==> onyx <==
==> flow/design.v <==
module processor(
input   clk,
input   rst,
input   inst_valid,
input   [63:0] p_rdata,
output  reg [31:0] p_wdata,
output  reg done
    );
parameter IDLE = 0;
parameter INST = 1;
parameter ADD  = 2;
parameter SUB  = 3;
parameter MUL  = 4;
parameter TRAN = 5;
parameter DET  = 6;
parameter DONE = 7;
reg [2:0] state,n_state;
reg [4:0] inst;
reg  [6:0] A_0,A_1,A_2,A_3,B_0,B_1,B_2,B_3;
always@(posedge clk or posedge rst) begin
    if(rst) begin
        state <= 0;
    end
    else begin
        state <= n_state;
    end
end
always@(*) begin
    case(state)
    IDLE:begin
        n_state =(inst_valid == 1)? INST : IDLE; 
    end
    INST:begin
        case(inst)
            5'b00001:   n_state = ADD;
            5'b00010:   n_state = SUB;
            5'b00100:   n_state = MUL;
            5'b01000:   n_state = TRAN;
            5'b10000:   n_state = DET;
            default:     n_state = IDLE;
        endcase
    end
    ADD:begin
        n_state = DONE;
    end
    SUB:begin
        n_state = DONE;
    end
    MUL:begin
        n_state = DONE;
    end
    TRAN:begin
        n_state = DONE;
    end
    DET:begin
        n_state = DONE;
    end
    DONE:begin
        n_state = IDLE;
    end
    default:begin
        n_state = IDLE;
    end
    endcase
end
always@(posedge clk) begin
    case(state)
    IDLE:begin
         p_wdata <= 0;
         done    <= 0;
         inst <= (inst_valid == 1)? p_rdata[60:56] : 5'd0;
         A_0  <= (inst_valid == 1)? p_rdata[6:0] : 7'd0;
         A_1  <= (inst_valid == 1)? p_rdata[13:7] : 7'd0;
         A_2  <= (inst_valid == 1)? p_rdata[20:14] : 7'd0;
         A_3  <= (inst_valid == 1)? p_rdata[27:21] : 7'd0;
         B_0  <= (inst_valid == 1)? p_rdata[34:28] : 7'd0;
         B_1  <= (inst_valid == 1)? p_rdata[41:35] : 7'd0;
         B_2  <= (inst_valid == 1)? p_rdata[48:42] : 7'd0;
         B_3  <= (inst_valid == 1)? p_rdata[55:49] : 7'd0;
    end
    INST:begin
    end
    ADD:begin
        p_wdata[6:0]   <= A_0 + B_0;
        p_wdata[13:7]  <= A_1 + B_1;
        p_wdata[20:14] <= A_2 + B_2;
        p_wdata[27:21] <= A_3 + B_3;
        p_wdata[31:28] <= 4'd0;
        done <= 1;
    end
    SUB:begin
        p_wdata[6:0]   <= A_0 - B_0;
        p_wdata[13:7]  <= A_1 - B_1;
        p_wdata[20:14] <= A_2 - B_2;
        p_wdata[27:21] <= A_3 - B_3;
        p_wdata[31:28] <= 4'd0;
        done <= 1;
    end
    MUL:begin
        p_wdata[6:0]     <= (A_0 * B_0) + (A_1 * B_2);
        p_wdata[13:7]    <= (A_0 * B_1) + (A_1 * B_3);
        p_wdata[20:14]   <= (A_2 * B_0) + (A_3 * B_2);
        p_wdata[27:21]   <= (A_2 * B_1) + (A_3 * B_3);
        p_wdata[31:28] <= 4'd0;
        done <= 1;
    end
    TRAN:begin
        p_wdata[6:0]     <= A_0;
        p_wdata[13:7]    <= A_2;
        p_wdata[20:14]   <= A_1;
        p_wdata[27:21]   <= A_3; 
        p_wdata[31:28] <= 4'd0;
        done <= 1;
    end
    DET:begin
        p_wdata[6:0]     <= (A_0 * A_3) - (A_1 * A_2);
        p_wdata[31:6] <= 25'd0;
        done <= 1;
    end
    DONE:begin
        done <= 0;
    end
    default:begin
        p_wdata <= 0;
        done    <= 0;
    end
    endcase
end
endmodule
module controller(
input clk,
input rst,
input done,
input  [31:0] p_wdata,
input  [31:0] b_rdata,
output reg [31:0] b_wdata,
output [63:0] p_rdata,
output reg [31:0] addr,
output reg inst_valid,
output reg [3:0] we,
output reg en
    );
parameter bram_base_addr   = 32'h00000000;  
parameter result_base_addr   =  32'h00000000 ; 
parameter RESET_1     = 0;
parameter RESET_2     = 1;
parameter IDLE      = 2;
parameter R_BEGIN_1 = 3;
parameter R_BEGIN_2 = 4;
parameter READ_1    = 5;
parameter READ_2    = 6;
parameter READ_3    = 7;
parameter READ_4    = 8;
parameter WAIT      = 9;
parameter WRITE_1   = 10;
parameter WRITE_2   = 11;
reg [31:0] data1,data2;
reg start;
reg [3:0]  state,n_state;
reg [31:0] counter_r,counter_w;
reg [31:0] count,count_goal;
assign   p_rdata = {data2,data1};
always@(posedge clk or posedge rst) begin
    if(rst) begin
        state <= RESET_1;
    end
    else begin
        state <= n_state;
    end
end
always@(*) begin
    case(state)
        RESET_1:begin
            n_state = RESET_2;
        end
        RESET_2:begin
            n_state = (count == count_goal)? IDLE : RESET_2;
        end
        IDLE:begin
            n_state = (start)? READ_1 : R_BEGIN_1;
        end
        R_BEGIN_1:begin
             n_state = R_BEGIN_2;
        end
        R_BEGIN_2:begin
             n_state = IDLE;
        end
        READ_1:begin
            n_state = READ_2;
        end
        READ_2:begin
            n_state = READ_3;
        end
        READ_3:begin
            n_state = READ_4;
        end
        READ_4:begin
            n_state = WAIT;
        end
        WAIT:begin
            n_state = (done)? WRITE_1 : WAIT;
        end
        WRITE_1:begin
            n_state = WRITE_2;
        end
        WRITE_2:begin
            n_state = IDLE;
        end 
        default: begin
            n_state = IDLE;
        end 
    endcase
end
always@(posedge clk) begin
    case(state)
        RESET_1:begin
            inst_valid <= 0;
            counter_r    <= 32'd4;
            counter_w    <= 32'd40;
            addr       <= 0;
            we         <= 4'h0;
            en         <= 0;
            start      <= 0;
            data1      <= 0;
            data2      <= 0;
            count      <= 0;
            count_goal <=15; 
            b_wdata    <= 0;
        end 
        RESET_2:begin
            en         <= (count == count_goal)? 1:0;
            count      <= (count == count_goal)? 0 : count +1;
        end
        IDLE:begin
            addr <= (start)? bram_base_addr + counter_r : bram_base_addr;
            we   <= 0;
        end
        R_BEGIN_1:begin
             addr <= addr;
        end
        R_BEGIN_2:begin
              start <= (b_rdata[31] == 1)? 1:0;
        end
        READ_1:begin
            addr <= addr;
            counter_r <= counter_r + 32'd4;
        end
        READ_2:begin
            data1  <= b_rdata;
            addr <= bram_base_addr + counter_r;
        end
        READ_3:begin
            addr <= addr;
            counter_r <= counter_r + 32'd4;
        end
        READ_4:begin
            data2  <= b_rdata;
            counter_r <= counter_r + 32'd4;
        end
        WAIT:begin
            inst_valid <= 1;
            b_wdata    <= (done == 1)? p_wdata : 0;
        end
        WRITE_1:begin
            inst_valid <= 0;
            addr <= result_base_addr + counter_w;
            we   <= 4'hf;
        end
        WRITE_2:begin
            counter_w    <= counter_w + 32'd4;
            we   <= 4'hf;
            start <= 0;
        end 
        default: begin
            inst_valid <= 0;
            counter_r    <= 32'd4;
            counter_w    <= 32'd40;
            addr       <= 0;
            we         <= 4'h0;
            en         <= 0;
            start      <= 0;
            data1      <= 0;
            data2      <= 0;
            count      <= 0;
            count_goal <=15; 
            b_wdata    <= 0;
        end 
    endcase
end
endmodule
`timescale 1ns / 1ps
module top(
input clk,
input rst,
input  [31:0] b_rdata,
output [31:0] b_wdata,
output [31:0] addr,
output [3:0] we,
output en,
output rstout
    );
wire inst_valid;
wire [63:0] p_rdata;
wire [31:0] p_wdata;
wire done;
assign rstout = ~rst;
processor po(
        .clk(clk),
        .rst(rstout),
        .inst_valid(inst_valid),
        .p_rdata(p_rdata),
        .p_wdata(p_wdata),
        .done(done)
    );
controller co(
        .clk(clk),
        .rst(rstout),
        .done(done),
        .p_wdata(p_wdata),
        .b_rdata(b_rdata),
        .b_wdata(b_wdata),   
        .p_rdata(p_rdata),
        .addr(addr),
        .inst_valid(inst_valid),
        .we(we),
        .en(en)
    );
endmodule
==> flow/run.sh <==
#!/bin/bash
# the make line also repeats each setting of config.mk as NAME=value (left out here)
make -C /OpenROAD-flow-scripts/flow DESIGN_CONFIG=/design/flow/config.mk WORK_HOME=/design/flow/orfs CLKGATE_MAP_FILE= finish
==> flow/config.mk <==
export PLATFORM = sky130hd
export DESIGN_NAME = top
export DESIGN_NICKNAME = top
export VERILOG_FILES = /design/flow/design.v
export SDC_FILE = /design/flow/constraint.sdc
export NUM_CORES = 4
export LEC_CHECK = 0
export CAP_MARGIN = 20
export CORE_ASPECT_RATIO = 0.52
export CORE_MARGIN = 2
export CORE_UTILIZATION = 70
export CTS_CLUSTER_DIAMETER = 379
export CTS_CLUSTER_SIZE = 25
export MAX_ROUTING_LAYER = met4
export PLACE_DENSITY_LB_ADDON = 0.0
export SETUP_SLACK_MARGIN = 1.02
export SLEW_MARGIN = 20
export TNS_END_PERCENT = 5
==> flow/constraint.sdc <==
create_clock -name core_clock -period 3.55 [get_ports {clk}]
set_input_delay 0.7100 -clock core_clock [delete_from_list [all_inputs] [get_ports {clk}]]
set_output_delay 0.7100 -clock core_clock [all_outputs]
set_load 0.01 [all_outputs]
==> inputs of zinc, as changes to onyx <==
Settings changed: ABC_AREA set to 1, CAP_MARGIN 20 to 25, CORE_ASPECT_RATIO 0.52 to unset, CORE_MARGIN 2 to 10, CORE_UTILIZATION 70 to 17, CTS_CLUSTER_DIAMETER 379 to 247, CTS_CLUSTER_SIZE 25 to unset, GPL_ROUTABILITY_DRIVEN set to 1, PLACE_DENSITY_LB_ADDON 0.0 to 0.17, SETUP_SLACK_MARGIN 1.02 to unset, TNS_END_PERCENT 5 to 25.
==> flow/constraint.sdc (replaced) <==
create_clock -name core_clock -period 7.9 [get_ports {clk}]
set_input_delay 1.5800 -clock core_clock [delete_from_list [all_inputs] [get_ports {clk}]]
set_output_delay 1.5800 -clock core_clock [all_outputs]
set_load 0.01 [all_outputs]
==> inputs of amber, as changes to onyx <==
Settings changed: CORE_ASPECT_RATIO 0.52 to unset, CORE_UTILIZATION 70 to 49, CTS_CLUSTER_DIAMETER 379 to unset, CTS_CLUSTER_SIZE 25 to unset, MAX_ROUTING_LAYER met4 to unset, PLACE_DENSITY_LB_ADDON 0.0 to unset, SETUP_SLACK_MARGIN 1.02 to unset, TNS_END_PERCENT 5 to unset.
==> flow/constraint.sdc (replaced) <==
create_clock -name core_clock -period 5.68 [get_ports {clk}]
set_input_delay 1.1360 -clock core_clock [delete_from_list [all_inputs] [get_ports {clk}]]
set_output_delay 1.1360 -clock core_clock [all_outputs]
set_load 0.01 [all_outputs]
==> inputs of nickel, as changes to onyx <==
Settings changed: ABC_AREA set to 0, CORE_ASPECT_RATIO 0.52 to unset, CORE_UTILIZATION 70 to 61, CTS_CLUSTER_DIAMETER 379 to unset, CTS_CLUSTER_SIZE 25 to unset, GPL_ROUTABILITY_DRIVEN set to 1, PLACE_DENSITY_LB_ADDON 0.0 to unset, SETUP_SLACK_MARGIN 1.02 to 0.55, TNS_END_PERCENT 5 to unset.
==> flow/constraint.sdc (replaced) <==
create_clock -name core_clock -period 3.11 [get_ports {clk}]
set_input_delay 0.6220 -clock core_clock [delete_from_list [all_inputs] [get_ports {clk}]]
set_output_delay 0.6220 -clock core_clock [all_outputs]
set_load 0.01 [all_outputs]
==> results <==
Against amber, the sequential power of zinc is lower by about 30%. Combinational power: nickel > onyx > zinc > amber. Of zinc and nickel, zinc has the higher critical path depth (gap 6). Of amber and zinc, zinc has the higher synthesized cell count (gap about 30%, measured against zinc). Of zinc and onyx, zinc has the higher wire length (gap 25%, measured against onyx). The lowest hold slack belongs to onyx, the highest to nickel. nickel ran to the end with violations: setup timing. amber ran to the end with no violations. onyx finished but failed the layout checks on setup timing. zinc finished with timing, DRC and antenna clean. Flip-flop count is the same in nickel and amber. The highest global-route usage belongs to onyx, the lowest to zinc.
==> figures <==
	nickel	zinc	onyx	amber
Setup clock skew after layout	0.0189 ns	0.0275 ns	0.0334 ns	0.0301 ns
Most frequent cell after synthesis	sky130_fd_sc_hd__edfxtp_1	sky130_fd_sc_hd__nand2_1	sky130_fd_sc_hd__edfxtp_1	sky130_fd_sc_hd__edfxtp_1
TNS Setup	-29.82 ns	0 ns	-22.20 ns	0 ns
Launching point of the worst reg2reg path	po.B_0[2]	po.A_0[2]	po.B_0[3]	po.A_0[2]
Clock insertion delay at the later pin of the skew report	0.56 ns	0.60 ns	0.54 ns	0.56 ns
HPWL Detailed	44.1 mm	59.2 mm	47.7 mm	41.6 mm
Non-clock inverter instance count of the final layout	174	686	174	174
Worst Setup SP	po.B_0[2]	po.A_0[2]	po.B_0[3]	po.A_0[2]
Net count, final	2567	3256	2507	2441
Routed len/inst	21.6 um	16.2 um	24.0 um	20.2 um
Post-Route M1 WL	23.7 mm	37.1 mm	26.7 mm	24.8 mm
Least-Margin Pin Slew	0.925 ns	0.932 ns	0.994 ns	0.981 ns
Simple-gate share of the synthesized area	17.5%	20.6%	17.5%	17.5%
Portion of netlist area occupied by mux cells	0.135%	0%	0.135%	0.135%
Status	complete, but fails checks	complete, no violations	complete, but fails checks	complete, no violations
Reasons for failing layout checks	setup timing	-	setup timing	-
Comb pwr	513 uW	307 uW	437 uW	258 uW
Min-Delay Startpoint	co.start	co.state[8]	co.start	co.state[11]
No activity file was given, so power comes from the tool's default toggle rates.
